<file path="flow/config.mk">
export PLATFORM = sky130hd
export DESIGN_NAME = FourBitCPU
export DESIGN_NICKNAME = FourBitCPU
export VERILOG_FILES = /design/flow/design.v
export SDC_FILE = /design/flow/constraint.sdc
export NUM_CORES = 4
export LEC_CHECK = 0
export CAP_MARGIN = 15
export CORE_MARGIN = 2
export CORE_UTILIZATION = 72
export SLEW_MARGIN = 20
</file>
<file path="flow/constraint.sdc">
create_clock -name core_clock -period 3.43 [get_ports {clk}]
set_input_delay 0.6860 -clock core_clock [delete_from_list [all_inputs] [get_ports {clk}]]
set_output_delay 0.6860 -clock core_clock [all_outputs]
set_load 0.01 [all_outputs]
</file>
<file path="flow/design.v">
`timescale 1ns / 1ps
module FourBitCPU(rst, clk, opcode, address, myinput, myoutput, HLT, s_flag, z_flag, c_flag);
parameter n=4;
localparam DEPTH = 2**n;
input rst, clk;
input [3:0] opcode;
input [n-1:0] address;
input [7:0] myinput;
output reg [7:0] myoutput;
output reg HLT, s_flag, z_flag, c_flag;
reg [n-1:0] stackPoint;
reg [7:0] stackReg [0:DEPTH-1];
reg [7:0] mem [0:DEPTH-1];
reg [4:0] progCount;
integer i;
wire [n-1:0] addrNext = address + 1'b1;
wire [n-1:0] spDec    = stackPoint - 1'b1;
wire [7:0] memA   = mem[address];
wire [7:0] memA1  = mem[addrNext];
wire [7:0] mem0   = mem[0];
wire [7:0] stkTop = stackReg[stackPoint];
wire [8:0] sum    = {1'b0, memA} + {1'b0, myinput};
wire       borrow = (memA < myinput);
wire [7:0] andRes = memA & myinput;
wire [7:0] orRes  = memA | myinput;
wire [7:0] xorRes = memA ^ myinput;
always @(posedge clk)
begin
if (rst)
begin
  for (i=0; i<DEPTH; i=i+1)
    begin
      mem[i] <= i;
      stackReg[i] <= i;
    end
  c_flag <= 0;
  z_flag <= 0;
  s_flag <= 0;
  myoutput <= 0;
  HLT <= 0;
  progCount <= 0;
  stackPoint <= 4'b1110;
end
else if (progCount < 16 && !HLT)
begin
progCount <= progCount + 1;
case(opcode)
4'b0000:       
begin
  {c_flag, myoutput} <= sum;
  if (memA == 0) z_flag <= 1;
  s_flag <= 1'b0;
end
4'b0001:       
begin
  s_flag <= borrow;
  c_flag <= borrow;
  z_flag <= (memA == 0);
  myoutput <= memA;
end
4'b0010:       
begin
  mem[address] <= memA1;
  mem[addrNext] <= memA;
  myoutput <= memA1;
end
4'b0011:       
begin
  mem[address] <= mem0;
  if (mem0 == 0) z_flag <= 1;
  myoutput <= mem0;
end
4'b0100:       
begin
  myoutput <= memA >> 1;
end
4'b0101:       
begin
  mem[address] <= myinput;
  myoutput <= myinput;
  z_flag <= (myinput == 0);
end
4'b0110:       
begin
  myoutput <= memA;
  z_flag <= (memA == 0);
end
4'b0111:       
begin
  mem[address] <= andRes;
  myoutput <= andRes;
  if (andRes == 0) z_flag <= 1;
end
4'b1000:       
begin
  c_flag <= 0;
  z_flag <= 0;
  s_flag <= 0;
  myoutput <= memA;
end
4'b1001:       
begin
  mem[address] <= orRes;
  myoutput <= orRes;
  z_flag <= (orRes == 0);
  c_flag <= 1'b0;
  s_flag <= 1'b0;
end
4'b1010:       
begin
  mem[address] <= xorRes;
  myoutput <= xorRes;
  z_flag <= (xorRes == 0);
  c_flag <= 1'b0;
  s_flag <= 1'b0;
end
4'b1011:       
begin
  stackPoint <= spDec;
  stackReg[spDec] <= memA;
  myoutput <= memA;
end
4'b1100:       
begin
  mem[address] <= stkTop;
  stackPoint <= stackPoint + 1'b1;
  myoutput <= stkTop;
end
4'b1101:       
begin
  myoutput <= memA << 1;
  z_flag <= (memA == 0);
end
4'b1110:       
begin
  mem[address] <= ~memA;
  myoutput <= ~memA;
end
4'b1111:       
begin
  HLT <= 1'b1;
end
default: myoutput <= 0;
endcase
end
end
endmodule
</file>
<file path="flow/run.sh">
#!/bin/bash
# the make line also repeats each setting of config.mk as NAME=value (left out here)
make -C /OpenROAD-flow-scripts/flow DESIGN_CONFIG=/design/flow/config.mk WORK_HOME=/design/flow/orfs CLKGATE_MAP_FILE= finish
</file>
==> results of run 1 <==
## metal layers
layer | GRT overflow | GRT usage
met1 | 1 | 0.772
met2 | 30 | 0.906
met3 | 1 | 0.617
met4 | 41 | 0.739
met5 | 0 | 0.240
## stage by stage
stage	hold WS (ns)	power (µW)	util	TNS (ns)	setup WS, ns
floorplan	0.471	5150	-	-10.32	-0.299
global placement	0.446	6010	0.864	-59.87	-0.605
detailed placement	0.470	6070	0.864	-70.90	-0.636
CTS	0.480	9000	0.906	0	0.000462
## timing repair
item	CTS
hold endpoints to repair	0
resized	11
setup buffers	6
pin swaps	3
setup endpoints to repair	49
==> impl_metrics.tcl, run 1 <==
# metrics dict for downstream scripts
set metrics [dict create \
    xor_area_frac 0.00836 \
    haltStage "5_1_grt" \
    cts_root_buffer "clkbuf_16" \
    status "did not finish" \
    yosys_warnings 1 \
    die.size.y_um 156 \
    compound_area_frac 0.147 \
    cts_made_buffers 29 \
    die_width_um 156 \
    flop_cell "edfxtp_1" \
    clk_path_buf_depth 3 \
    fp_nets 1476 \
    num_rows 55 \
    top_area_cell "edfxtp_1" \
    chip_area_mm2 0.0243 \
    synth_stat.cells 1421 \
    place_inst 1932 \
    core_mm2 0.0226 \
    port_buffers 29 \
    synth_cell_types 71 \
    globalRouteTotalUtil 0.757 \
    logic_family "multiplexers" \
    async_flop_share 0 \
    mux_area_frac 0.157 \
    syn_inst 1421 \
    yosysMostFrequentCell "edfxtp_1" \
    yosysTopAreaCellShare 0.463 \
    htreeDepth 1 \
    gp_congestion 1.20 \
    ys_sh_simple 0.122 \
    fp-utilization 0.734 \
    enable_flop_cells 256 \
    ys_top_cells_by_count "edfxtp_1 (256), nor2_1 (188), nand2_1 (133), o22ai_1 (117), mux4_2 (100)" \
    ios 30 \
    dp_hpwl_um 44300 \
    tool.error "[ERROR GRT-0232] Routing congestion too high. Check the congestion heatmap in the GUI." \
    avgSynthCellArea_um2 11.7 \
    clock_sinks 281 \
    gr-total-overflow 73 \
    ctsHoldBuffers 0 \
    numSynthFlops 281 \
    fa_ha_area_frac 0.0283 \
    yosys.stat.seqShare 0.493 \
    synthesis.area_mm2 0.0166 \
    ys_top_cells_by_area "edfxtp_1 (46%), mux4_2 (14%), o22ai_1 (4.4%)" \
    ys_area_mm2 0.0166 \
    dpl_cell_area_mm2 0.0196 \
]
==> inputs of run 2 (changes only) <==
Settings changed: ABC_AREA from default to 1, CAP_MARGIN 15 to 20, CELL_PAD_IN_SITES_GLOBAL_PLACEMENT from default to 0, CORE_ASPECT_RATIO from default to 0.62, CTS_CLUSTER_SIZE from default to 74, GPL_ROUTABILITY_DRIVEN from default to 1, GPL_TIMING_DRIVEN from default to 1, PLACE_DENSITY from default to 0.66, SETUP_SLACK_MARGIN from default to 0.55, SLEW_MARGIN 20 to 35, TNS_END_PERCENT from default to 95.
Clock period 3.43 ns to 3.91 ns, I/O delays scaled along.
==> impl_metrics.tcl, run 2 <==
# implementation run metrics
set metrics [dict create \
    yosys.stat.seqShare 0.460 \
    slowest_stage "clkdlybuf4s50_1" \
    chip_area_mm2 0.0261 \
    clock_power_uw 2710 \
    ys_sh_simple 0.289 \
    fin_tns_setup_ns 0 \
    p_seq_uw 3470 \
    final_util 0.847 \
    ir_drop_mv 0.472 \
    fillers 1393 \
    worstReg2RegEnd "myoutput[1]" \
    xor_area_frac 0.00492 \
    antenna_found_initial 0 \
    place_inst 2807 \
    drt_iter0_markers 4302 \
    ios 30 \
    gr-total-overflow 0 \
    enable_flop_cells 256 \
    clk_latency_ns 0.59 \
    grt_first_pass_wirelength_um 103000 \
    finalSetupViolCount 0 \
    fp-utilization 0.731 \
    worstSetupEndpointType "register" \
    power.total_uw 8230 \
    cts.clk_slew.worst_paths_ns 0.08 \
    die.size.y_um 128 \
    cp.depth 12 \
    p_clk_frac 0.330 \
    dr.pass1.iters 14 \
    p_leak_uw 0.00898 \
    maxCapViolCount 0 \
    num_rows 45 \
    port_buffers 29 \
    htreeDepth 1 \
    cts_tree "built" \
    gp_congestion 1.18 \
    async_flop_share 0 \
    worstPathMaxFanout 8 \
    p_switching_uw 2710 \
    yosysMostFrequentCell "nand2_1" \
    syn_inst 2369 \
    post-route-period-util 0.878 \
    globalRouteTotalUtil 0.533 \
    top_area_cell "edfxtp_1" \
    core_mm2 0.0244 \
    crit_chain "clkdlybuf4s50_1 -> inv_1 -> nand2_1 -> nor2_1 -> nand3_1 -> nand4_2 -> nor4_4 -> buf_4 -> buf_4 -> nor2_2 -> nand2_1 -> nand2_1" \
    crit_buf_inv 4 \
    final_nets 2567 \
    clk_path_buf_depth 3 \
    max_stage_delay_ns 0.51 \
    vias 19517 \
    cts_made_buffers 26 \
    grt_max_degree 39 \
    final_max_slew_viol_count 0 \
    r2r-start "mem[9][1]" \
    hold_viol 0 \
    synth_cell_types 46 \
    yosys_warnings 1 \
    crit_start "opcode[1]" \
    clock_skew_ns 0.0192 \
    drtAntennaViolNets 0 \
    slew-limit-headroom 0.404 \
    fin_hold_ws_ns 0.476 \
    crit_type "in2reg" \
    startpoint_type "input pin" \
    clock_sinks 281 \
    n_antenna_cell 0 \
    drc 0 \
    holdCritStartpoint "myoutput[0]" \
    cp_top_family "simple AND/OR/NAND/NOR gates" \
    flop_cell "edfxtp_1" \
    pwr-share-seq 0.422 \
    hp-class "reg2reg" \
    avgSynthCellArea_um2 7.52 \
    pwr_density_cell_mw_per_mm2 398 \
    synth_stat.cells 2369 \
    routed_wl_um 70900 \
    avgRoutedWirePerCell_um 24.8 \
    powerComb_uw 2050 \
    compound_area_frac 0.137 \
    die_width_um 204 \
    fa_ha_area_frac 0.0264 \
    r2r_cells 18 \
    intPower_uw 5520 \
    top_power_group "registers" \
    status "no timing/DRC/antenna violations" \
    ys_top_cells_by_area "edfxtp_1 (43%), nand2_1 (16%), nor2_1 (6.2%)" \
    switching_share 0.330 \
    ys_top_cells_by_count "nand2_1 (753), nor2_1 (295), edfxtp_1 (256), inv_1 (236), o21ai_0 (203)" \
    final.min_clock_period_ns 3.43 \
    tightest_slew_ns 0.888 \
    worstPathRequired_ns 4.13 \
    hold_depth 2 \
    arrival_ns 3.65 \
    grt_pass1_vias 17738 \
    mux_area_frac 0 \
    fmax_ghz 0.291 \
    min_to "myoutput[0]" \
    rsz0062_at_grt "true" \
    crit_end "mem[15][5]" \
    logic_family "simple AND/OR/NAND/NOR gates" \
    dp_hpwl_um 48400 \
    critical_path.most_common_cell "nand2_1" \
    r2r_setup_slack_ns 0.56 \
    cts_root_buffer "clkbuf_16" \
    fp_nets 2424 \
    numSynthFlops 281 \
    via_per_inst 6.82 \
    ys_area_mm2 0.0178 \
    finalNonFillerCells 2860 \
    synthesis.area_mm2 0.0178 \
    yosysTopAreaCellShare 0.431 \
    log.warning_count 54 \
    share_comb_of_total_power 0.249 \
    syn2layout_area_growth_pct 16.0 \
]
==> run 2: metal layers <==
layer | vias up | track usage | wire length (µm)
met3 | 520 | 0.311 | 16100
met4 | 14 | 0.201 | 4140
li1 | 8104 | - | -
met5 | - | 0.0357 | 322
met1 | 8626 | 0.713 | 24100
met2 | 2253 | 0.706 | 26200
==> run 2: what timing repair did <==
item | CTS | global route
gates cloned | 0 | 1
hold buffers | 0 | 0
gates resized | 9 | 30
endpoints found under the setup margin | 118 | 182
pin swaps | 1 | 9
setup buffers | 1 | 4
==> run 2: area by class of cell <==
cell class                 instances  area [µm²]  share of cell area
clock inverter                    13         140             0.00678
multi-input combinational       1718        8240               0.399
tap                              329         412              0.0199
sequential                       281        8190               0.396
timing repair buffer             225        1980              0.0957
clock buffer                      34         722              0.0349
inverter                         260         982              0.0475
==> run 2: metrics by stage <==
step | instance area (µm²) | worst slack, ns
after floorplan | 17900 | 0.445
after global placement | 19700 | -0.218
after detailed placement | 19700 | -0.295
after CTS | 20500 | 0.568
after global routing | 20700 | 0.445
final | 20700 | 0.475
==> inputs of run 3 (changes only) <==
Settings changed: CAP_MARGIN 20 to 15, CELL_PAD_IN_SITES_DETAIL_PLACEMENT from default to 2, CELL_PAD_IN_SITES_GLOBAL_PLACEMENT 0 to default, CORE_ASPECT_RATIO 0.62 to default, CORE_MARGIN 2 to 6, CORE_UTILIZATION 72 to 40, CTS_CLUSTER_DIAMETER from default to 312, CTS_CLUSTER_SIZE 74 to default, GPL_ROUTABILITY_DRIVEN 1 to 0, GPL_TIMING_DRIVEN 1 to default, HOLD_SLACK_MARGIN from default to 0.03, PLACE_DENSITY 0.66 to default, SETUP_SLACK_MARGIN 0.55 to default, SLEW_MARGIN 35 to 20, TNS_END_PERCENT 95 to 90.
Clock period 3.91 ns to 8.0 ns, I/O delays scaled along.
==> impl_metrics.tcl, run 3 <==
# implementation run metrics
set metrics [dict create \
    status "no timing/DRC/antenna violations" \
    share_comb_of_total_power 0.231 \
    cts.repair.resized 0 \
    flop_cell "edfxtp_1" \
    r2r_cells 19 \
    fmax_ghz 0.152 \
    ys_top_cells_by_area "edfxtp_1 (43%), nand2_1 (16%), nor2_1 (6.2%)" \
    yosysTopAreaCellShare 0.431 \
    port_buffers 29 \
    worstPathMaxFanout 80 \
    post-route-period-util 0.825 \
    ctsHoldBuffers 0 \
    avgRoutedWirePerCell_um 37.1 \
    routed_wl_um 110000 \
    log.warning_count 50 \
    p_seq_uw 1710 \
    enable_flop_cells 256 \
    synth_stat.cells 2369 \
    cp.depth 21 \
    hp-class "reg2reg" \
    top_area_cell "edfxtp_1" \
    cts_root_buffer "clkbuf_16" \
    finalNonFillerCells 2963 \
    place_ws_ns 1.45 \
    die.size.y_um 223 \
    grt_pass1_vias 21388 \
    cts.clk_slew.worst_paths_ns 0.07 \
    crit_start "address[0]" \
    final_nets 2402 \
    ios 30 \
    p_switching_uw 1540 \
    fp_nets 2424 \
    ys_sh_simple 0.289 \
    yosys.stat.seqShare 0.460 \
    maxCapViolCount 0 \
    synthesis.area_mm2 0.0178 \
    dr.pass1.iters 6 \
    pwr-share-seq 0.416 \
    syn_inst 2369 \
    hold_depth 2 \
    mux_area_frac 0 \
    core_mm2 0.0435 \
    arrival_ns 6.95 \
    fin_area_mm2 0.0195 \
    ir_drop_mv 0.186 \
    num_rows 76 \
    holdCritStartpoint "myoutput[3]" \
    setup_ws_ns 1.40 \
    switching_share 0.373 \
    crit_chain "buf_4 -> inv_4 -> buf_4 -> a21oi_1 -> o21ai_0 -> nand2_1 -> nand2_1 -> nand2_1 -> nor2_2 -> inv_2 -> ha_1 -> inv_1 -> nand2_1 -> nand2_1 -> nand2_1 -> nand2_1 -> nand2_1 -> nand3_2 -> nand2_2 -> nand2_1 -> nand2_1" \
    globalRouteTotalUtil 0.424 \
    chip_area_mm2 0.0498 \
    comb_area_mm2 0.00817 \
    cp_top_family "simple AND/OR/NAND/NOR gates" \
    clock_sinks 281 \
    worstPathRequired_ns 8.35 \
    r2r-start "mem[6][3]" \
    antenna_found_initial 12 \
    drc 0 \
    post_cts_buffers 0 \
    logic_family "simple AND/OR/NAND/NOR gates" \
    xor_area_frac 0.00492 \
    worstSetupEndpointType "register" \
    worstReg2RegEnd "mem[1][3]" \
    p_leak_uw 0.00809 \
    hold_viol 0 \
    drt_iter0_markers 3314 \
    place_inst 2899 \
    vias 20659 \
    ys_area_mm2 0.0178 \
    top_power_group "registers" \
    dp_hpwl_um 72600 \
    fa_ha_area_frac 0.0264 \
    critical_path.most_common_cell "nand2_1" \
    min_to "myoutput[3]" \
    final.min_clock_period_ns 6.60 \
    drtAntennaViolNets 0 \
    intPower_uw 2580 \
    compound_area_frac 0.137 \
    fillers 4982 \
    startpoint_type "input pin" \
    pwr_density_cell_mw_per_mm2 211 \
    slew-limit-headroom 0.146 \
    ys_top_cells_by_count "nand2_1 (753), nor2_1 (295), edfxtp_1 (256), inv_1 (236), o21ai_0 (203)" \
    finalSetupViolCount 0 \
    yosys_warnings 1 \
    r2r_setup_slack_ns 3.25 \
    numSynthFlops 281 \
    avgSynthCellArea_um2 7.52 \
    clock_skew_ns 0.0210 \
    clk_path_buf_depth 3 \
    via_per_inst 6.97 \
    clk_latency_ns 0.63 \
    grt_first_pass_wirelength_um 157000 \
    synth_cell_types 46 \
    crit_type "in2reg" \
    clock_power_uw 1450 \
    htreeDepth 1 \
    rsz0062_at_grt "false" \
    tightest_slew_ns 1.28 \
    powerComb_uw 951 \
    fp-utilization 0.410 \
    cts_made_buffers 31 \
    final_max_slew_viol_count 0 \
    syn2layout_area_growth_pct 9.54 \
    yosysMostFrequentCell "nand2_1" \
    crit_buf_inv 5 \
    cts_tree "built" \
    crit_end "mem[1][3]" \
    seq_area_mm2 0.00819 \
    grt_max_degree 81 \
    p_clk_frac 0.353 \
    die_width_um 223 \
    async_flop_share 0 \
    max_stage_delay_ns 0.96 \
    slowest_stage "nor2_2" \
    gr-total-overflow 0 \
    dpl_cell_area_mm2 0.0185 \
    fin_tns_setup_ns 0 \
]
==> run 3: cell type report <==
type	count	area share
Antenna cell	6	0.000769
Inverter	260	0.0501
Multi-Input combinational cell	1718	0.419
Clock buffer	40	0.0425
Timing Repair Buffer	55	0.0247
Tap cell	585	0.0375
Sequential cell	281	0.420
Clock inverter	18	0.00603
==> run 3: layer usage <==
layer,track usage,share of wire
met1,0.540,0.36
met2,0.624,0.42
met3,0.154,0.15
met4,0.238,0.076
met5,0,0.0011
==> run 3: stage by stage <==
stage	hold WS, ns	util	total power [µW]
after global routing	0.540	0.449	4130
after global placement	0.460	0.427	2460
after CTS	0.517	0.448	4020
after floorplan	0.439	-	2170
after detailed placement	0.471	0.427	2570
final	0.511	0.449	4120
==> inputs of run 4 (changes only) <==
Settings changed: ABC_AREA 1 to default, CAP_MARGIN 15 to 20, CELL_PAD_IN_SITES_DETAIL_PLACEMENT 2 to default, CORE_MARGIN 6 to 2, CORE_UTILIZATION 40 to 72, CTS_CLUSTER_DIAMETER 312 to 28, CTS_CLUSTER_SIZE from default to 58, GPL_ROUTABILITY_DRIVEN 0 to default, HOLD_SLACK_MARGIN 0.03 to default, MAX_ROUTING_LAYER from default to met4, PLACE_DENSITY_LB_ADDON from default to 0.01, SETUP_SLACK_MARGIN from default to 0.69, TNS_END_PERCENT 90 to default.
Clock period 8.0 ns to 4.12 ns, I/O delays scaled along.
==> impl_metrics.tcl, run 4 <==
# metrics dict for downstream scripts
set metrics [dict create \
    avgSynthCellArea_um2 11.7 \
    mux_area_frac 0.157 \
    core_mm2 0.0226 \
    fp_nets 1476 \
    clock_sinks 281 \
    fa_ha_area_frac 0.0283 \
    gr-total-overflow 90 \
    fp-utilization 0.734 \
    globalRouteTotalUtil 0.788 \
    compound_area_frac 0.147 \
    flop_cell "edfxtp_1" \
    dp_hpwl_um 38400 \
    ys_top_cells_by_area "edfxtp_1 (46%), mux4_2 (14%), o22ai_1 (4.4%)" \
    top_area_cell "edfxtp_1" \
    ios 30 \
    xor_area_frac 0.00836 \
    status "did not finish" \
    tool.error "[ERROR GRT-0232] Routing congestion too high. Check the congestion heatmap in the GUI." \
    numSynthFlops 281 \
    chip_area_mm2 0.0243 \
    yosysMostFrequentCell "edfxtp_1" \
    clk_path_buf_depth 3 \
    haltStage "5_1_grt" \
    enable_flop_cells 256 \
    die_width_um 156 \
    port_buffers 29 \
    yosysTopAreaCellShare 0.463 \
    synth_stat.cells 1421 \
    die.size.y_um 156 \
    async_flop_share 0 \
    gp_congestion 1.14 \
    num_rows 55 \
    cts_made_buffers 55 \
    ctsHoldBuffers 0 \
    htreeDepth 2 \
    synth_cell_types 71 \
    synthesis.area_mm2 0.0166 \
    ys_area_mm2 0.0166 \
    syn_inst 1421 \
    logic_family "multiplexers" \
    yosys.stat.seqShare 0.493 \
    cts_root_buffer "clkbuf_16" \
    ys_top_cells_by_count "edfxtp_1 (256), nor2_1 (188), nand2_1 (133), o22ai_1 (117), mux4_2 (100)" \
    yosys_warnings 1 \
    ys_sh_simple 0.122 \
]
==> run 4: per-layer routing <==
layer | overflow | global-route usage
met1 | 0 | 0.794
met2 | 45 | 0.931
met3 | 2 | 0.604
met4 | 43 | 0.765
met5 | - | -
==> run 4: through the flow <==
stage	cells	setup WS (ns)	instance area, µm²
after CTS	1867	0.638	20600
after floorplan	1421	0.253	17200
after global placement	1736	-0.144	18100
after detailed placement	1736	-0.265	18100
==> run 4: timing repair <==
item	CTS
cloned	3
resized	54
pin swaps	25
buffers inserted	26
setup endpoints to repair	120
endpoints found under the hold margin	0
==> inputs of run 5 (changes only) <==
Settings changed: CAP_MARGIN 20 to 15, CELL_PAD_IN_SITES_GLOBAL_PLACEMENT from default to 2, CORE_ASPECT_RATIO from default to 1.15, CORE_UTILIZATION 72 to 69, CTS_CLUSTER_DIAMETER 28 to default, CTS_CLUSTER_SIZE 58 to 25, GPL_ROUTABILITY_DRIVEN from default to 0, GPL_TIMING_DRIVEN from default to 0, MIN_ROUTING_LAYER from default to met2, PLACE_DENSITY_LB_ADDON 0.01 to 0.05, SETUP_SLACK_MARGIN 0.69 to default, SLEW_MARGIN 20 to 25, TNS_END_PERCENT from default to 40.
Clock period 4.12 ns to 5.4 ns, I/O delays scaled along.
==> impl_metrics.tcl, run 5 <==
# metrics dict for downstream scripts
set metrics [dict create \
    mux_area_frac 0.157 \
    async_flop_share 0 \
    flop_cell "edfxtp_1" \
    numSynthFlops 281 \
    enable_flop_cells 256 \
    haltStage "3_1_place_gp_skip_io" \
    ys_sh_simple 0.122 \
    die.size.y_um 170 \
    yosys.stat.seqShare 0.493 \
    logic_family "multiplexers" \
    fa_ha_area_frac 0.0283 \
    core_mm2 0.0235 \
    ys_area_mm2 0.0166 \
    die_width_um 149 \
    tool.error "[ERROR FLW-0024] Place density exceeds 1.0 (current PLACE_DENSITY_LB_ADDON =  0.05). Please check if the value of  PLACE_DENSITY_LB_ADDON is between 0 and 0.99." \
    ys_top_cells_by_area "edfxtp_1 (46%), mux4_2 (14%), o22ai_1 (4.4%)" \
    syn_inst 1421 \
    xor_area_frac 0.00836 \
    fp_nets 1476 \
    avgSynthCellArea_um2 11.7 \
    status "did not finish" \
    fp-utilization 0.707 \
    yosysMostFrequentCell "edfxtp_1" \
    chip_area_mm2 0.0253 \
    compound_area_frac 0.147 \
    yosysTopAreaCellShare 0.463 \
    synth_cell_types 71 \
    top_area_cell "edfxtp_1" \
    yosys_warnings 1 \
    synth_stat.cells 1421 \
    num_rows 60 \
    ys_top_cells_by_count "edfxtp_1 (256), nor2_1 (188), nand2_1 (133), o22ai_1 (117), mux4_2 (100)" \
    synthesis.area_mm2 0.0166 \
]
==> inputs of run 6 (changes only) <==
Settings changed: ABC_AREA from default to 1, CAP_MARGIN 15 to 20, CELL_PAD_IN_SITES_GLOBAL_PLACEMENT 2 to default, CORE_ASPECT_RATIO 1.15 to default, CORE_UTILIZATION 69 to 67, CTS_CLUSTER_DIAMETER from default to 375, CTS_CLUSTER_SIZE 25 to 22, GPL_ROUTABILITY_DRIVEN 0 to default, GPL_TIMING_DRIVEN 0 to default, MAX_ROUTING_LAYER met4 to default, MIN_ROUTING_LAYER met2 to default, PLACE_DENSITY_LB_ADDON 0.05 to default, SETUP_SLACK_MARGIN from default to 0.18, SLEW_MARGIN 25 to 20, TNS_END_PERCENT 40 to default.
Clock period 5.4 ns to 3.18 ns, I/O delays scaled along.
==> impl_metrics.tcl, run 6 <==
# implementation run metrics
set metrics [dict create \
    min_to "progCount[3]" \
    drtAntennaViolNets 0 \
    num_rows 59 \
    final_util 0.835 \
    clk_path_buf_depth 3 \
    cts_root_buffer "clkbuf_16" \
    dp_hpwl_um 47300 \
    drt_iter0_markers 3638 \
    n_antenna_cell 0 \
    avgSynthCellArea_um2 7.52 \
    synth_stat.cells 2369 \
    p_switching_uw 3050 \
    drc 0 \
    flop_cell "edfxtp_1" \
    fp_nets 2424 \
    syn2layout_area_growth_pct 22.2 \
    fillers 1507 \
    die.size.y_um 167 \
    worstPathRequired_ns 3.65 \
    setup_ws_ns 0.248 \
    place_ws_ns -0.800 \
    vias 19324 \
    ys_sh_simple 0.289 \
    r2r_cells 21 \
    cts.clk_slew.worst_paths_ns 0.09 \
    xor_area_frac 0.00492 \
    compound_area_frac 0.137 \
    crit_chain "buf_12 -> buf_12 -> buf_6 -> a21oi_4 -> o21ai_1 -> nand2_1 -> nand2_1 -> nand4_1 -> inv_2 -> fa_2 -> or2_4 -> o21ai_4 -> a21oi_2 -> o21ai_1 -> nand2_1 -> a21oi_2 -> nor2_1 -> o21ai_1 -> o211ai_1 -> inv_1" \
    fp-utilization 0.684 \
    intPower_uw 6090 \
    fin_tns_setup_ns 0 \
    final.min_clock_period_ns 2.93 \
    yosys_warnings 1 \
    max_stage_delay_ns 0.37 \
    holdCritStartpoint "progCount[3]" \
    die_width_um 167 \
    port_buffers 29 \
    r2r_setup_slack_ns 0.26 \
    via_per_inst 6.52 \
    fin_hold_ws_ns 0.473 \
    tightest_slew_ns 0.861 \
    ys_area_mm2 0.0178 \
    routed_wl_um 67600 \
    clock_power_uw 2260 \
    share_comb_of_total_power 0.289 \
    arrival_ns 3.41 \
    worstSetupEndpointType "register" \
    core_mm2 0.0261 \
    r2r-start "mem[9][0]" \
    cts_tree "built" \
    final_nets 2675 \
    chip_area_mm2 0.0279 \
    hold_depth 2 \
    p_leak_uw 0.00951 \
    cp.depth 20 \
    p_seq_uw 4230 \
    startpoint_type "input pin" \
    worstReg2RegEnd "c_flag" \
    post-route-period-util 0.922 \
    globalRouteTotalUtil 0.471 \
    p_clk_frac 0.247 \
    numSynthFlops 281 \
    final_max_slew_viol_count 0 \
    clock_sinks 281 \
    switching_share 0.333 \
    maxCapViolCount 0 \
    grt_pass1_vias 18514 \
    slew-limit-headroom 0.425 \
    dr.pass1.iters 10 \
    yosys.stat.seqShare 0.460 \
    avgRoutedWirePerCell_um 22.8 \
    pwr-share-seq 0.463 \
    crit_start "address[0]" \
    fa_ha_area_frac 0.0264 \
    finalSetupViolCount 0 \
    syn_inst 2369 \
    ir_drop_mv 0.752 \
    gp_congestion 1.11 \
    grt_max_degree 66 \
    worstPathMaxFanout 13 \
    top_power_group "registers" \
    powerComb_uw 2650 \
    cp_top_family "AND-OR/OR-AND gates" \
    synthesis.area_mm2 0.0178 \
    hold_viol 0 \
    crit_end "c_flag" \
    ys_top_cells_by_count "nand2_1 (753), nor2_1 (295), edfxtp_1 (256), inv_1 (236), o21ai_0 (203)" \
    gr-total-overflow 0 \
    crit_buf_inv 5 \
    log.warning_count 55 \
    htreeDepth 1 \
    ios 30 \
    synth_cell_types 46 \
    grt_first_pass_wirelength_um 101000 \
    top_area_cell "edfxtp_1" \
    ys_top_cells_by_area "edfxtp_1 (43%), nand2_1 (16%), nor2_1 (6.2%)" \
    rsz0062_at_grt "true" \
    yosysMostFrequentCell "nand2_1" \
    pwr_density_cell_mw_per_mm2 420 \
    clk_latency_ns 0.54 \
    async_flop_share 0 \
    enable_flop_cells 256 \
    fmax_ghz 0.341 \
    slowest_stage "fa_2" \
    mux_area_frac 0 \
    antenna_found_initial 0 \
    yosysTopAreaCellShare 0.431 \
    logic_family "simple AND/OR/NAND/NOR gates" \
    cts_made_buffers 16 \
    status "no timing/DRC/antenna violations" \
    clock_skew_ns 0.0239 \
    hp-class "reg2reg" \
    crit_type "in2reg" \
    power.total_uw 9140 \
]
## run 6: per-stage QoR
step	cell area, µm²	cells
after detailed placement	20800	2922
after floorplan	18100	2369
after global placement	20800	2922
after CTS	21500	2956
final	21800	2965
after global routing	21800	2965
## run 6: what timing repair did
item                                    4_1_cts  5_1_grt
pin swaps                                     9       25
hold buffers                                  0        0
gates resized                                29       74
endpoints found under the setup margin      138      129
buffers inserted                              6        9
## run 6: layer usage
layer  part of all wire  up-vias  GRT usage  routed length (µm)
met2               0.43     1885      0.723               29400
met5                  0        -          0                   0
met4              0.069        0      0.261                4680
met1               0.33     8665      0.602               22300
li1                   -     8311          -                   -
met3               0.17      463      0.137               11300
## run 6: cell type report
type	count	area [µm²]	share of cell area
tap	335	419	0.0193
sequential	281	8190	0.376
multi-input combinational	1718	8560	0.393
timing repair buffer	343	3140	0.144
inverter	260	993	0.0456
clock inverter	1	7.51	0.000345
clock buffer	27	463	0.0213
==> inputs of run 7 (changes only) <==
Settings changed: ABC_AREA 1 to default, CELL_PAD_IN_SITES_GLOBAL_PLACEMENT from default to 0, CORE_ASPECT_RATIO from default to 1.06, CORE_UTILIZATION 67 to 66, CTS_CLUSTER_DIAMETER 375 to 27, CTS_CLUSTER_SIZE 22 to default, GPL_ROUTABILITY_DRIVEN from default to 1, GPL_TIMING_DRIVEN from default to 1, SETUP_SLACK_MARGIN 0.18 to 1.01, SLEW_MARGIN 20 to 15, TNS_END_PERCENT from default to 95.
Clock period 3.18 ns to 3.91 ns, I/O delays scaled along.
==> impl_metrics.tcl, run 7 <==
# metrics dict for downstream scripts
set metrics [dict create \
    synth_stat.cells 1421 \
    ys_sh_simple 0.122 \
    status "did not finish" \
    synthesis.area_mm2 0.0166 \
    flop_cell "edfxtp_1" \
    yosysMostFrequentCell "edfxtp_1" \
    place_inst 1859 \
    async_flop_share 0 \
    syn_inst 1421 \
    logic_family "multiplexers" \
    clk_path_buf_depth 3 \
    core_mm2 0.0247 \
    fp_nets 1476 \
    cts_made_buffers 56 \
    gp_congestion 1.05 \
    top_area_cell "edfxtp_1" \
    gr-total-overflow 2266 \
    ys_area_mm2 0.0166 \
    fp-utilization 0.674 \
    ctsHoldBuffers 0 \
    mux_area_frac 0.157 \
    synth_cell_types 71 \
    die_width_um 158 \
    fa_ha_area_frac 0.0283 \
    avgSynthCellArea_um2 11.7 \
    xor_area_frac 0.00836 \
    globalRouteTotalUtil 1.04 \
    yosys_warnings 1 \
    haltStage "5_1_grt" \
    die.size.y_um 167 \
    clock_sinks 281 \
    cts_root_buffer "clkbuf_16" \
    ios 30 \
    num_rows 59 \
    enable_flop_cells 256 \
    yosysTopAreaCellShare 0.463 \
    place_ws_ns -0.456 \
    htreeDepth 2 \
    port_buffers 29 \
    ys_top_cells_by_area "edfxtp_1 (46%), mux4_2 (14%), o22ai_1 (4.4%)" \
    chip_area_mm2 0.0265 \
    compound_area_frac 0.147 \
    numSynthFlops 281 \
    ys_top_cells_by_count "edfxtp_1 (256), nor2_1 (188), nand2_1 (133), o22ai_1 (117), mux4_2 (100)" \
    yosys.stat.seqShare 0.493 \
    dp_hpwl_um 40800 \
    tool.error "[ERROR GRT-0232] Routing congestion too high. Check the congestion heatmap in the GUI." \
]
-- run 7: repair_timing --
action,CTS
resized,174
pin swaps,49
cloned,10
setup buffers,60
endpoints found under the setup margin,305
-- run 7: metal layers --
metal / GRT overflow / track usage
met1: 46 / 0.941
met2: 1568 / 1.26
met3: 50 / 0.852
met4: 585 / 1.15
met5: 17 / 0.697
-- run 7: metrics by stage --
step                area [µm²]  hold slack (ns)
global placement         18700            0.443
CTS                      22300            0.459
floorplan                17200            0.471
detailed placement       18700            0.451
==> inputs of run 8 (changes only) <==
Settings changed: CELL_PAD_IN_SITES_GLOBAL_PLACEMENT 0 to default, CORE_ASPECT_RATIO 1.06 to default, CORE_UTILIZATION 66 to 68, CTS_CLUSTER_DIAMETER 27 to default, GPL_ROUTABILITY_DRIVEN 1 to default, GPL_TIMING_DRIVEN 1 to default, SETUP_SLACK_MARGIN 1.01 to default, SLEW_MARGIN 15 to 20, TNS_END_PERCENT 95 to default.
Clock period 3.91 ns to 4.12 ns, I/O delays scaled along.
==> impl_metrics.tcl, run 8 <==
# implementation run metrics
set metrics [dict create \
    finalSetupViolCount 0 \
    flop_cell "edfxtp_1" \
    p_seq_uw 3280 \
    async_flop_share 0 \
    cp.depth 15 \
    crit_type "in2reg" \
    hp-class "reg2reg" \
    dp_hpwl_um 42000 \
    die.size.y_um 160 \
    clock_skew_ns 0.0298 \
    yosys.stat.seqShare 0.493 \
    fin_tns_setup_ns 0 \
    power.total_uw 7680 \
    rsz0062_at_grt "false" \
    p_clk_frac 0.350 \
    ys_sh_simple 0.122 \
    fin_hold_ws_ns 0.455 \
    grt_max_degree 40 \
    die_width_um 160 \
    clock_sinks 281 \
    worstPathRequired_ns 4.39 \
    core_mm2 0.0242 \
    gr-usage-met1 0.646 \
    crit_end "mem[7][5]" \
    crit_buf_inv 6 \
    r2r_cells 10 \
    avgRoutedWirePerCell_um 33.1 \
    ios 30 \
    grt_first_pass_wirelength_um 93100 \
    ctsHoldBuffers 0 \
    htreeDepth 1 \
    critical_path.most_common_cell "buf_12" \
    numSynthFlops 281 \
    pwr_density_cell_mw_per_mm2 396 \
    cts.clk_slew.worst_paths_ns 0.06 \
    cts_tree "built" \
    slowest_stage "mux4_2" \
    via_per_inst 7.87 \
    log.warning_count 53 \
    avgSynthCellArea_um2 11.7 \
    top_area_cell "edfxtp_1" \
    port_buffers 29 \
    chip_area_mm2 0.0257 \
    drc 0 \
    drt_iter0_markers 2873 \
    num_rows 57 \
    n_antenna_cell 0 \
    vias 14901 \
    p_leak_uw 0.00676 \
    synthesis.area_mm2 0.0166 \
    worstReg2RegEnd "mem[1][0]" \
    post-route-period-util 0.982 \
    clock_power_uw 2690 \
    clk_latency_ns 0.59 \
    compound_area_frac 0.147 \
    yosysTopAreaCellShare 0.463 \
    crit_start "address[1]" \
    routed_wl_um 62700 \
    startpoint_type "input pin" \
    ys_area_mm2 0.0166 \
    yosys_warnings 1 \
    use_met3 0.140 \
    dr.pass1.iters 9 \
    status "no timing/DRC/antenna violations" \
    gp_congestion 1.06 \
    min_to "myoutput[3]" \
    fillers 1331 \
    final_nets 1606 \
    hold_depth 2 \
    maxCapViolCount 0 \
    arrival_ns 4.31 \
    intPower_uw 5370 \
    busiest_layer "met2" \
    cts_made_buffers 28 \
    syn2layout_area_growth_pct 16.7 \
    r2r-start "mem[8][0]" \
    fp_nets 1476 \
    tightest_slew_ns 0.910 \
    cp_top_family "buffers and inverters" \
    gr-total-overflow 0 \
    logic_family "multiplexers" \
    ir_drop_mv 0.419 \
    share_comb_of_total_power 0.223 \
    grt.met2_usage 0.767 \
    fa_ha_area_frac 0.0283 \
    grt_pass1_vias 14454 \
    holdCritStartpoint "myoutput[3]" \
    worstSetupEndpointType "register" \
    yosysMostFrequentCell "edfxtp_1" \
    drtAntennaViolNets 0 \
    mux_area_frac 0.157 \
    r2r_setup_slack_ns 0.49 \
    worstPathMaxFanout 16 \
    fp-utilization 0.687 \
    pwr-share-seq 0.427 \
    ys_top_cells_by_area "edfxtp_1 (46%), mux4_2 (14%), o22ai_1 (4.4%)" \
    synth_stat.cells 1421 \
    cts_root_buffer "clkbuf_16" \
    top_power_group "registers" \
    clk_path_buf_depth 3 \
    globalRouteTotalUtil 0.492 \
    crit_chain "clkdlybuf4s50_1 -> buf_12 -> inv_1 -> ha_2 -> buf_12 -> buf_4 -> mux4_2 -> nand2_1 -> nand3_1 -> nand2_1 -> o21ai_0 -> a221oi_1 -> o21a_1 -> buf_12 -> o22ai_1" \
    p_switching_uw 2310 \
    powerComb_uw 1710 \
    xor_area_frac 0.00836 \
    fmax_ghz 0.247 \
    antenna_found_initial 1 \
    syn_inst 1421 \
    slew-limit-headroom 0.378 \
    switching_share 0.301 \
    hold_viol 0 \
    final.min_clock_period_ns 4.04 \
    ys_top_cells_by_count "edfxtp_1 (256), nor2_1 (188), nand2_1 (133), o22ai_1 (117), mux4_2 (100)" \
    enable_flop_cells 256 \
    final_max_slew_viol_count 0 \
    synth_cell_types 71 \
    max_stage_delay_ns 0.56 \
]
[run 8: repair_timing]
item,in CTS,in global routing
setup endpoints to repair,0,21
gates resized,0,6
endpoints found under the hold margin,0,0
buffers inserted,0,1
[run 8: layout make-up]
| type | count | area [µm²] | share of cell area |
|---|---|---|---|
| Clock buffer | 31 | 712 | 0.0367 |
| Sequential cell | 281 | 8190 | 0.422 |
| Inverter | 37 | 139 | 0.00716 |
| Timing Repair Buffer | 220 | 1920 | 0.0990 |
| Clock inverter | 18 | 225 | 0.0116 |
| Tap cell | 324 | 405 | 0.0209 |
| Multi-Input combinational cell | 983 | 7800 | 0.402 |
[run 8: per-layer routing]
layer  vias up  wire length (µm)
met3       397             10200
met2      1700             28000
li1       5843                 -
met1      6959             20000
met4         2              4500
met5         -                 8
[run 8: per-stage QoR]
step | std cells | instance area, µm² | utilization | setup WS (ns)
after floorplan | 1421 | 16600 | - | -0.116
after global placement | 1844 | 18400 | 0.763 | -0.333
after detailed placement | 1844 | 18400 | 0.763 | -0.411
after CTS | 1893 | 19400 | 0.801 | 0.146
after global routing | 1894 | 19400 | 0.802 | 0.00209
final | 1894 | 19400 | 0.802 | 0.0757
==> inputs of run 9 (changes only) <==
Settings changed: CELL_PAD_IN_SITES_GLOBAL_PLACEMENT from default to 0, CORE_ASPECT_RATIO from default to 1.06, CORE_UTILIZATION 68 to 69, CTS_CLUSTER_SIZE from default to 31, GPL_ROUTABILITY_DRIVEN from default to 1, GPL_TIMING_DRIVEN from default to 1, SETUP_SLACK_MARGIN from default to 0.01, SLEW_MARGIN 20 to 15, TNS_END_PERCENT from default to 95.
Clock period 4.12 ns to 3.21 ns, I/O delays scaled along.
==> impl_metrics.tcl, run 9 <==
# metrics dict for downstream scripts
set metrics [dict create \
    status "did not finish" \
    haltStage "5_1_grt" \
    tool.error "[ERROR GRT-0232] Routing congestion too high. Check the congestion heatmap in the GUI." \
    yosys.stat.seqShare 0.493 \
    ys_sh_simple 0.122 \
    chip_area_mm2 0.0253 \
    port_buffers 29 \
    ctsHoldBuffers 0 \
    flop_cell "edfxtp_1" \
    dp_hpwl_um 45700 \
    async_flop_share 0 \
    cts_root_buffer "clkbuf_16" \
    yosysTopAreaCellShare 0.463 \
    clock_sinks 281 \
    die_width_um 155 \
    ys_top_cells_by_area "edfxtp_1 (46%), mux4_2 (14%), o22ai_1 (4.4%)" \
    logic_family "multiplexers" \
    globalRouteTotalUtil 0.768 \
    ios 30 \
    avgSynthCellArea_um2 11.7 \
    gr-total-overflow 84 \
    mux_area_frac 0.157 \
    yosysMostFrequentCell "edfxtp_1" \
    fp_nets 1476 \
    ys_top_cells_by_count "edfxtp_1 (256), nor2_1 (188), nand2_1 (133), o22ai_1 (117), mux4_2 (100)" \
    fa_ha_area_frac 0.0283 \
    num_rows 58 \
    ys_area_mm2 0.0166 \
    die.size.y_um 164 \
    htreeDepth 1 \
    xor_area_frac 0.00836 \
    gp_congestion 1.08 \
    yosys_warnings 1 \
    syn_inst 1421 \
    clk_path_buf_depth 3 \
    compound_area_frac 0.147 \
    numSynthFlops 281 \
    synthesis.area_mm2 0.0166 \
    fp-utilization 0.700 \
    cts_made_buffers 29 \
    synth_stat.cells 1421 \
    top_area_cell "edfxtp_1" \
    synth_cell_types 71 \
    core_mm2 0.0237 \
    enable_flop_cells 256 \
]
[run 9: per-stage QoR]
step                setup TNS [ns]  setup WS (ns)  power, µW  std cells  area [µm²]
floorplan                   -33.98         -0.475       5510       1421       17200
global placement           -114.38         -0.796       6490       2002       20100
detailed placement         -129.61         -0.894       6550       2002       20100
CTS                          -2.42        -0.0873      10200       2103       22000
[run 9: timing repair]
| action | 4_1_cts |
|---|---|
| buffers inserted | 45 |
| setup endpoints to repair | 138 |
| pin swaps | 41 |
| gates cloned | 5 |
| gates resized | 100 |
[run 9: per-layer routing]
| metal | track usage | overflow |
|---|---|---|
| met5 | 0.194 | 1 |
| met2 | 0.926 | 31 |
| met4 | 0.755 | 47 |
| met1 | 0.775 | 0 |
| met3 | 0.637 | 5 |
==> inputs of run 10 (changes only) <==
Settings changed: ABC_AREA from default to 1, CAP_MARGIN 20 to 15, CELL_PAD_IN_SITES_DETAIL_PLACEMENT from default to 2, CELL_PAD_IN_SITES_GLOBAL_PLACEMENT 0 to default, CORE_ASPECT_RATIO 1.06 to default, CORE_MARGIN 2 to 6, CORE_UTILIZATION 69 to 68, CTS_CLUSTER_DIAMETER from default to 225, CTS_CLUSTER_SIZE 31 to default, GPL_ROUTABILITY_DRIVEN 1 to 0, GPL_TIMING_DRIVEN 1 to 0, HOLD_SLACK_MARGIN from default to 0.03, PLACE_DENSITY from default to 0.9, SETUP_SLACK_MARGIN 0.01 to default, SLEW_MARGIN 15 to 40, TNS_END_PERCENT 95 to 90.
Clock period 3.21 ns to 8.0 ns, I/O delays scaled along.
==> impl_metrics.tcl, run 10 <==
# metrics dict for downstream scripts
set metrics [dict create \
    mux_area_frac 0 \
    top_area_cell "edfxtp_1" \
    synthesis.area_mm2 0.0178 \
    numSynthFlops 281 \
    syn_inst 2369 \
    die.size.y_um 174 \
    tool.error "[ERROR DPL-0033] detailed placement checks failed during check placement." \
    haltStage "3_5_place_dp" \
    logic_family "simple AND/OR/NAND/NOR gates" \
    synth_cell_types 46 \
    xor_area_frac 0.00492 \
    yosysTopAreaCellShare 0.431 \
    enable_flop_cells 256 \
    avgSynthCellArea_um2 7.52 \
    async_flop_share 0 \
    fp-utilization 0.701 \
    ios 30 \
    die_width_um 174 \
    ys_top_cells_by_area "edfxtp_1 (43%), nand2_1 (16%), nor2_1 (6.2%)" \
    num_rows 58 \
    yosys.stat.seqShare 0.460 \
    port_buffers 28 \
    ys_top_cells_by_count "nand2_1 (753), nor2_1 (295), edfxtp_1 (256), inv_1 (236), o21ai_0 (203)" \
    yosysMostFrequentCell "nand2_1" \
    ys_area_mm2 0.0178 \
    ys_sh_simple 0.289 \
    fp_nets 2424 \
    yosys_warnings 1 \
    flop_cell "edfxtp_1" \
    status "did not finish" \
    synth_stat.cells 2369 \
    compound_area_frac 0.137 \
    chip_area_mm2 0.0302 \
    fa_ha_area_frac 0.0264 \
    core_mm2 0.0254 \
]
-- run 10: per-stage QoR --
| step | instance area, µm² | power [µW] | hold slack [ns] | setup WS (ns) |
|---|---|---|---|---|
| after floorplan | 17800 | 2170 | 0.439 | 3.35 |
| after global placement | 18500 | 2470 | 0.455 | 1.63 |
==> inputs of run 11 (changes only) <==
Settings changed: CTS_CLUSTER_DIAMETER 225 to 312, SLEW_MARGIN 40 to 20.
==> impl_metrics.tcl, run 11 <==
# metrics dict for downstream scripts
set metrics [dict create \
    haltStage "3_5_place_dp" \
    yosys.stat.seqShare 0.460 \
    flop_cell "edfxtp_1" \
    ios 30 \
    die_width_um 174 \
    ys_area_mm2 0.0178 \
    async_flop_share 0 \
    syn_inst 2369 \
    fp-utilization 0.701 \
    ys_top_cells_by_count "nand2_1 (753), nor2_1 (295), edfxtp_1 (256), inv_1 (236), o21ai_0 (203)" \
    mux_area_frac 0 \
    ys_sh_simple 0.289 \
    chip_area_mm2 0.0302 \
    num_rows 58 \
    yosys_warnings 1 \
    numSynthFlops 281 \
    logic_family "simple AND/OR/NAND/NOR gates" \
    tool.error "[ERROR DPL-0033] detailed placement checks failed during check placement." \
    core_mm2 0.0254 \
    yosysTopAreaCellShare 0.431 \
    die.size.y_um 174 \
    fa_ha_area_frac 0.0264 \
    port_buffers 28 \
    synth_stat.cells 2369 \
    xor_area_frac 0.00492 \
    top_area_cell "edfxtp_1" \
    yosysMostFrequentCell "nand2_1" \
    ys_top_cells_by_area "edfxtp_1 (43%), nand2_1 (16%), nor2_1 (6.2%)" \
    avgSynthCellArea_um2 7.52 \
    synth_cell_types 46 \
    status "did not finish" \
    enable_flop_cells 256 \
    compound_area_frac 0.137 \
    fp_nets 2424 \
    synthesis.area_mm2 0.0178 \
]
run 11: through the flow:
| step | std cells | hold slack, ns | area, µm² | power [µW] |
|---|---|---|---|---|
| after global placement | 2727 | 0.455 | 18500 | 2470 |
| after floorplan | 2369 | 0.439 | 17800 | 2170 |
==> inputs of run 12 (changes only) <==
Settings changed: ABC_AREA 1 to default, CAP_MARGIN 15 to 20, CELL_PAD_IN_SITES_DETAIL_PLACEMENT 2 to default, CORE_MARGIN 6 to 2, CORE_UTILIZATION 68 to 67, CTS_CLUSTER_DIAMETER 312 to default, GPL_ROUTABILITY_DRIVEN 0 to default, GPL_TIMING_DRIVEN 0 to default, HOLD_SLACK_MARGIN 0.03 to default, PLACE_DENSITY 0.9 to default, SETUP_SLACK_MARGIN from default to 1.57, TNS_END_PERCENT 90 to default.
Clock period 8.0 ns to 5.92 ns, I/O delays scaled along.
==> impl_metrics.tcl, run 12 <==
# implementation run metrics
set metrics [dict create \
    numSynthFlops 281 \
    dr.pass1.iters 7 \
    mux_area_frac 0.157 \
    cts.clk_slew.worst_paths_ns 0.06 \
    final_nets 1474 \
    yosysTopAreaCellShare 0.463 \
    ir_drop_mv 0.321 \
    num_rows 57 \
    clock_sinks 281 \
    share_comb_of_total_power 0.201 \
    async_flop_share 0 \
    finalSetupViolCount 0 \
    fmax_ghz 0.234 \
    crit_type "in2reg" \
    switching_share 0.300 \
    drtAntennaViolNets 0 \
    gr-total-overflow 0 \
    critical_path.most_common_cell "nand2_1" \
    globalRouteTotalUtil 0.468 \
    synth_stat.cells 1421 \
    logic_family "multiplexers" \
    worstSetupEndpointType "register" \
    intPower_uw 3620 \
    ios 30 \
    log.warning_count 55 \
    grt_first_pass_wirelength_um 89500 \
    enable_flop_cells 256 \
    r2r-start "HLT" \
    p_seq_uw 2280 \
    ys_top_cells_by_area "edfxtp_1 (46%), mux4_2 (14%), o22ai_1 (4.4%)" \
    fp_nets 1476 \
    cts_made_buffers 29 \
    seq_area_mm2 0.00819 \
    grt_pass1_vias 13859 \
    fp-utilization 0.683 \
    r2r_setup_slack_ns 2.08 \
    crit_end "mem[2][1]" \
    final_max_slew_viol_count 0 \
    chip_area_mm2 0.0261 \
    final.min_clock_period_ns 4.28 \
    xor_area_frac 0.00836 \
    p_leak_uw 0.00611 \
    gp_congestion 1.02 \
    clk_latency_ns 0.59 \
    busiest_layer "met2" \
    pwr-share-seq 0.442 \
    via_per_inst 8.08 \
    dp_hpwl_um 39300 \
    cts_root_buffer "clkbuf_16" \
    antenna_found_initial 1 \
    worstPathMaxFanout 14 \
    powerComb_uw 1040 \
    avgRoutedWirePerCell_um 34.3 \
    arrival_ns 4.58 \
    vias 14237 \
    status "no timing/DRC/antenna violations" \
    drt_iter0_markers 2607 \
    tightest_slew_ns 1.04 \
    cts_tree "built" \
    port_buffers 29 \
    fin_hold_ws_ns 0.456 \
    maxCapViolCount 0 \
    ys_top_cells_by_count "edfxtp_1 (256), nor2_1 (188), nand2_1 (133), o22ai_1 (117), mux4_2 (100)" \
    ys_sh_simple 0.122 \
    min_to "myoutput[3]" \
    comb_area_mm2 0.00786 \
    fillers 1412 \
    rsz0062_at_grt "true" \
    grt_max_degree 46 \
    cp.depth 9 \
    p_switching_uw 1550 \
    slew-limit-headroom 0.300 \
    worstPathRequired_ns 6.22 \
    crit_chain "clkdlybuf4s50_1 -> inv_1 -> nand2_1 -> nor3_4 -> nand2_1 -> nor3_1 -> nand2_1 -> inv_1 -> a22oi_1" \
    slowest_stage "clkdlybuf4s50_1" \
    crit_buf_inv 3 \
    gr-usage-met1 0.607 \
    use_met3 0.149 \
    routed_wl_um 60400 \
    clock_power_uw 1850 \
    yosys_warnings 1 \
    p_clk_frac 0.358 \
    pwr_density_cell_mw_per_mm2 282 \
    post-route-period-util 0.723 \
    top_power_group "registers" \
    yosys.stat.seqShare 0.493 \
    synthesis.area_mm2 0.0166 \
    htreeDepth 1 \
    top_area_cell "edfxtp_1" \
    flop_cell "edfxtp_1" \
    grt.met2_usage 0.703 \
    die.size.y_um 161 \
    drc 0 \
    synth_cell_types 71 \
    max_stage_delay_ns 0.84 \
    core_mm2 0.0243 \
    clock_skew_ns 0.0290 \
    r2r_cells 8 \
    worstReg2RegEnd "mem[2][1]" \
    ys_area_mm2 0.0166 \
    hold_depth 2 \
    crit_start "rst" \
    holdCritStartpoint "myoutput[3]" \
    hold_viol 0 \
    syn_inst 1421 \
    ctsHoldBuffers 0 \
    cp_top_family "simple AND/OR/NAND/NOR gates" \
    yosysMostFrequentCell "edfxtp_1" \
    die_width_um 161 \
    startpoint_type "input pin" \
    hp-class "reg2reg" \
    syn2layout_area_growth_pct 10.4 \
    fa_ha_area_frac 0.0283 \
    avgSynthCellArea_um2 11.7 \
    compound_area_frac 0.147 \
    fin_tns_setup_ns 0 \
    clk_path_buf_depth 3 \
]
==> run 12: what timing repair did <==
item                       4_1_cts  5_1_grt
gates cloned                     0        1
setup buffers                    0        2
pin swaps                        0        0
setup endpoints to repair      146      124
resized                         16       22
==> run 12: per-stage QoR <==
step	setup WS [ns]	utilization	cells	total power (µW)	instance area [µm²]
floorplan	1.53	-	1421	2930	16700
global placement	0.495	0.710	1709	3250	17300
detailed placement	0.496	0.710	1709	3270	17300
CTS	1.56	0.749	1759	5060	18200
global route	1.57	0.754	1763	5240	18300
finish	1.64	0.754	1763	5170	18300
==> run 12: cell type report <==
type,count,area share
Antenna cell,1,0.000136
Sequential cell,281,0.446
Multi-Input combinational cell,983,0.428
Clock inverter,13,0.00880
Inverter,37,0.00757
Tap cell,324,0.0221
Clock buffer,37,0.0412
Timing Repair Buffer,87,0.0455
==> run 12: per-layer routing <==
metal | routed length, µm | part of all wire
met1 | 19400 | 0.32
met2 | 26500 | 0.44
met4 | 4980 | 0.082
met5 | 0 | 0
met3 | 9510 | 0.16
==> inputs of run 13 (changes only) <==
Settings changed: ABC_AREA from default to 0, CELL_PAD_IN_SITES_GLOBAL_PLACEMENT from default to 0, CORE_ASPECT_RATIO from default to 0.62, CORE_UTILIZATION 67 to 72, CTS_CLUSTER_SIZE from default to 74, GPL_ROUTABILITY_DRIVEN from default to 1, GPL_TIMING_DRIVEN from default to 1, PLACE_DENSITY from default to 0.66, SETUP_SLACK_MARGIN 1.57 to 1.02, SLEW_MARGIN 20 to 15, TNS_END_PERCENT from default to 95.
Clock period 5.92 ns to 3.91 ns, I/O delays scaled along.
==> impl_metrics.tcl, run 13 <==
# metrics dict for downstream scripts
set metrics [dict create \
    synthesis.area_mm2 0.0166 \
    haltStage "5_1_grt" \
    globalRouteTotalUtil 0.946 \
    chip_area_mm2 0.0243 \
    syn_inst 1421 \
    flop_cell "edfxtp_1" \
    fp_nets 1476 \
    num_rows 43 \
    ys_sh_simple 0.122 \
    fa_ha_area_frac 0.0283 \
    clk_path_buf_depth 3 \
    htreeDepth 1 \
    async_flop_share 0 \
    compound_area_frac 0.147 \
    port_buffers 29 \
    cts_root_buffer "clkbuf_16" \
    clock_sinks 281 \
    yosysTopAreaCellShare 0.463 \
    yosys_warnings 1 \
    dp_hpwl_um 44900 \
    avgSynthCellArea_um2 11.7 \
    dpl_cell_area_mm2 0.0187 \
    ios 30 \
    cts_made_buffers 26 \
    gr-total-overflow 644 \
    ctsHoldBuffers 0 \
    top_area_cell "edfxtp_1" \
    mux_area_frac 0.157 \
    numSynthFlops 281 \
    synth_cell_types 71 \
    die_width_um 197 \
    die.size.y_um 124 \
    tool.error "[ERROR GRT-0232] Routing congestion too high. Check the congestion heatmap in the GUI." \
    synth_stat.cells 1421 \
    ys_area_mm2 0.0166 \
    core_mm2 0.0225 \
    ys_top_cells_by_area "edfxtp_1 (46%), mux4_2 (14%), o22ai_1 (4.4%)" \
    xor_area_frac 0.00836 \
    yosys.stat.seqShare 0.493 \
    enable_flop_cells 256 \
    status "did not finish" \
    yosysMostFrequentCell "edfxtp_1" \
    ys_top_cells_by_count "edfxtp_1 (256), nor2_1 (188), nand2_1 (133), o22ai_1 (117), mux4_2 (100)" \
    gp_congestion 1.21 \
    fp-utilization 0.739 \
    logic_family "multiplexers" \
]
==> run 13: through the flow <==
| stage | instances | setup WS [ns] | hold slack (ns) |
|---|---|---|---|
| after floorplan | 1421 | 0.0851 | 0.471 |
| after global placement | 1823 | -0.433 | 0.448 |
| after detailed placement | 1823 | -0.446 | 0.462 |
| after CTS | 1930 | 0.549 | 0.471 |
==> run 13: metal layers <==
layer / overflow / global-route usage
met1: 63 / 0.920
met2: 322 / 1.05
met3: 60 / 0.860
met4: 189 / 0.994
met5: 10 / 0.698
==> run 13: timing repair <==
| action | in CTS |
|---|---|
| endpoints found under the hold margin | 0 |
| gates cloned | 5 |
| resized | 193 |
| pin swaps | 42 |
| endpoints found under the setup margin | 395 |
| buffers inserted | 56 |
==> inputs of run 14 (changes only) <==
Settings changed: ABC_AREA 0 to 1, CELL_PAD_IN_SITES_GLOBAL_PLACEMENT 0 to default, CORE_ASPECT_RATIO 0.62 to default, CTS_CLUSTER_SIZE 74 to 10, GPL_ROUTABILITY_DRIVEN 1 to default, GPL_TIMING_DRIVEN 1 to default, PLACE_DENSITY 0.66 to 0.4, SETUP_SLACK_MARGIN 1.02 to 1.12, SLEW_MARGIN 15 to 20, TNS_END_PERCENT 95 to 5.
Clock period 3.91 ns to 4.73 ns, I/O delays scaled along.
==> impl_metrics.tcl, run 14 <==
# implementation run metrics
set metrics [dict create \
    status "no timing/DRC/antenna violations" \
    cts_root_buffer "clkbuf_16" \
    ios 30 \
    port_buffers 29 \
    arrival_ns 3.89 \
    core_mm2 0.0243 \
    dp_hpwl_um 41600 \
    n_antenna_cell 0 \
    grt_first_pass_wirelength_um 92000 \
    grt_pass1_vias 16676 \
    slowest_stage "a221oi_1" \
    powerComb_uw 1380 \
    fin_hold_ws_ns 0.467 \
    numSynthFlops 281 \
    finalSetupViolCount 0 \
    drtAntennaViolNets 0 \
    enable_flop_cells 256 \
    maxCapViolCount 0 \
    flop_cell "edfxtp_1" \
    top_power_group "registers" \
    fp-utilization 0.733 \
    holdCritStartpoint "myoutput[3]" \
    grt_max_degree 130 \
    chip_area_mm2 0.0260 \
    gr-total-overflow 0 \
    crit_type "in2reg" \
    syn_inst 2369 \
    yosys.stat.seqShare 0.460 \
    final_util 0.808 \
    syn2layout_area_growth_pct 10.3 \
    final.min_clock_period_ns 3.62 \
    worstReg2RegEnd "mem[10][2]" \
    globalRouteTotalUtil 0.466 \
    rsz0062_at_grt "true" \
    post_cts_buffers 0 \
    final_max_slew_viol_count 0 \
    hold_viol 0 \
    clock_skew_ns 0.0200 \
    tightest_slew_ns 0.781 \
    crit_start "address[0]" \
    async_flop_share 0 \
    ys_sh_simple 0.289 \
    drt_iter0_markers 3840 \
    r2r_setup_slack_ns 1.41 \
    worstSetupEndpointType "register" \
    critical_path.most_common_cell "nand2_1" \
    fin_tns_setup_ns 0 \
    cts.clk_slew.worst_paths_ns 0.06 \
    fmax_ghz 0.276 \
    power.total_uw 6590 \
    num_rows 57 \
    synthesis.area_mm2 0.0178 \
    top_area_cell "edfxtp_1" \
    fp_nets 2424 \
    cp_top_family "simple AND/OR/NAND/NOR gates" \
    logic_family "simple AND/OR/NAND/NOR gates" \
    clock_power_uw 2340 \
    compound_area_frac 0.137 \
    routed_wl_um 62500 \
    slew-limit-headroom 0.479 \
    worstPathMaxFanout 56 \
    p_leak_uw 0.00838 \
    dpl_cell_area_mm2 0.0186 \
    synth_stat.cells 2369 \
    ctsHoldBuffers 0 \
    switching_share 0.320 \
    cts_tree "built" \
    post-route-period-util 0.766 \
    p_clk_frac 0.356 \
    dr.pass1.iters 12 \
    clk_path_buf_depth 3 \
    hp-class "reg2reg" \
    hold_depth 2 \
    log.warning_count 56 \
    yosysTopAreaCellShare 0.431 \
    yosysMostFrequentCell "nand2_1" \
    htreeDepth 2 \
    fa_ha_area_frac 0.0264 \
    max_stage_delay_ns 0.38 \
    share_comb_of_total_power 0.210 \
    final_nets 2448 \
    crit_end "mem[13][4]" \
    avgSynthCellArea_um2 7.52 \
    startpoint_type "input pin" \
    ys_top_cells_by_count "nand2_1 (753), nor2_1 (295), edfxtp_1 (256), inv_1 (236), o21ai_0 (203)" \
    drc 0 \
    xor_area_frac 0.00492 \
    min_to "myoutput[3]" \
    die.size.y_um 161 \
    p_switching_uw 2110 \
    clk_latency_ns 0.54 \
    cp.depth 16 \
    ir_drop_mv 0.298 \
    r2r_cells 10 \
    crit_buf_inv 3 \
    vias 18319 \
    via_per_inst 6.72 \
    pwr-share-seq 0.434 \
    ys_top_cells_by_area "edfxtp_1 (43%), nand2_1 (16%), nor2_1 (6.2%)" \
    intPower_uw 4480 \
    pwr_density_cell_mw_per_mm2 335 \
    avgRoutedWirePerCell_um 22.9 \
    p_seq_uw 2860 \
    crit_chain "buf_4 -> inv_16 -> buf_6 -> a21oi_1 -> o21ai_1 -> nand2_1 -> nand2_1 -> nand2_1 -> nor2_2 -> ha_1 -> a221oi_1 -> nand2_1 -> nand3_1 -> nand2_4 -> nand2_1 -> nand2_1" \
    antenna_found_initial 0 \
    worstPathRequired_ns 5.00 \
    clock_sinks 281 \
    ys_area_mm2 0.0178 \
    synth_cell_types 46 \
    die_width_um 161 \
    gp_congestion 1.13 \
    fin_area_mm2 0.0197 \
    cts_made_buffers 34 \
    yosys_warnings 1 \
    mux_area_frac 0 \
]
==> run 14: what timing repair did <==
action | 4_1_cts | 5_1_grt
pin swaps | 0 | 1
gates resized | 10 | 17
gates cloned | 0 | 2
endpoints found under the setup margin | 107 | 120
==> run 14: routing by layer <==
| layer | GRT usage | vias up | part of all wire |
|---|---|---|---|
| li1 | - | 7861 | - |
| met5 | 0 | - | 0 |
| met1 | 0.630 | 8096 | 0.34 |
| met3 | 0.108 | 429 | 0.17 |
| met4 | 0.239 | 0 | 0.065 |
| met2 | 0.710 | 1933 | 0.43 |
==> run 14: cell type report <==
| type | count | area (µm²) |
|---|---|---|
| inverters | 260 | 992 |
| flip-flops and latches | 281 | 8190 |
| clock buffers | 40 | 893 |
| repair buffers | 98 | 902 |
| multi-input cells | 1718 | 8230 |
| well taps | 324 | 405 |
| clock inverters | 5 | 42.5 |
| fillers | 1639 | 4660 |
==> run 14: through the flow <==
stage / std cells / worst slack [ns]
final: 2726 / 1.11
after global routing: 2726 / 1.06
after CTS: 2724 / 1.11
after detailed placement: 2679 / 0.411
after global placement: 2679 / 0.453
after floorplan: 2369 / 1.10
Power figures rest on the tool's default switching activity, not on a simulated workload.
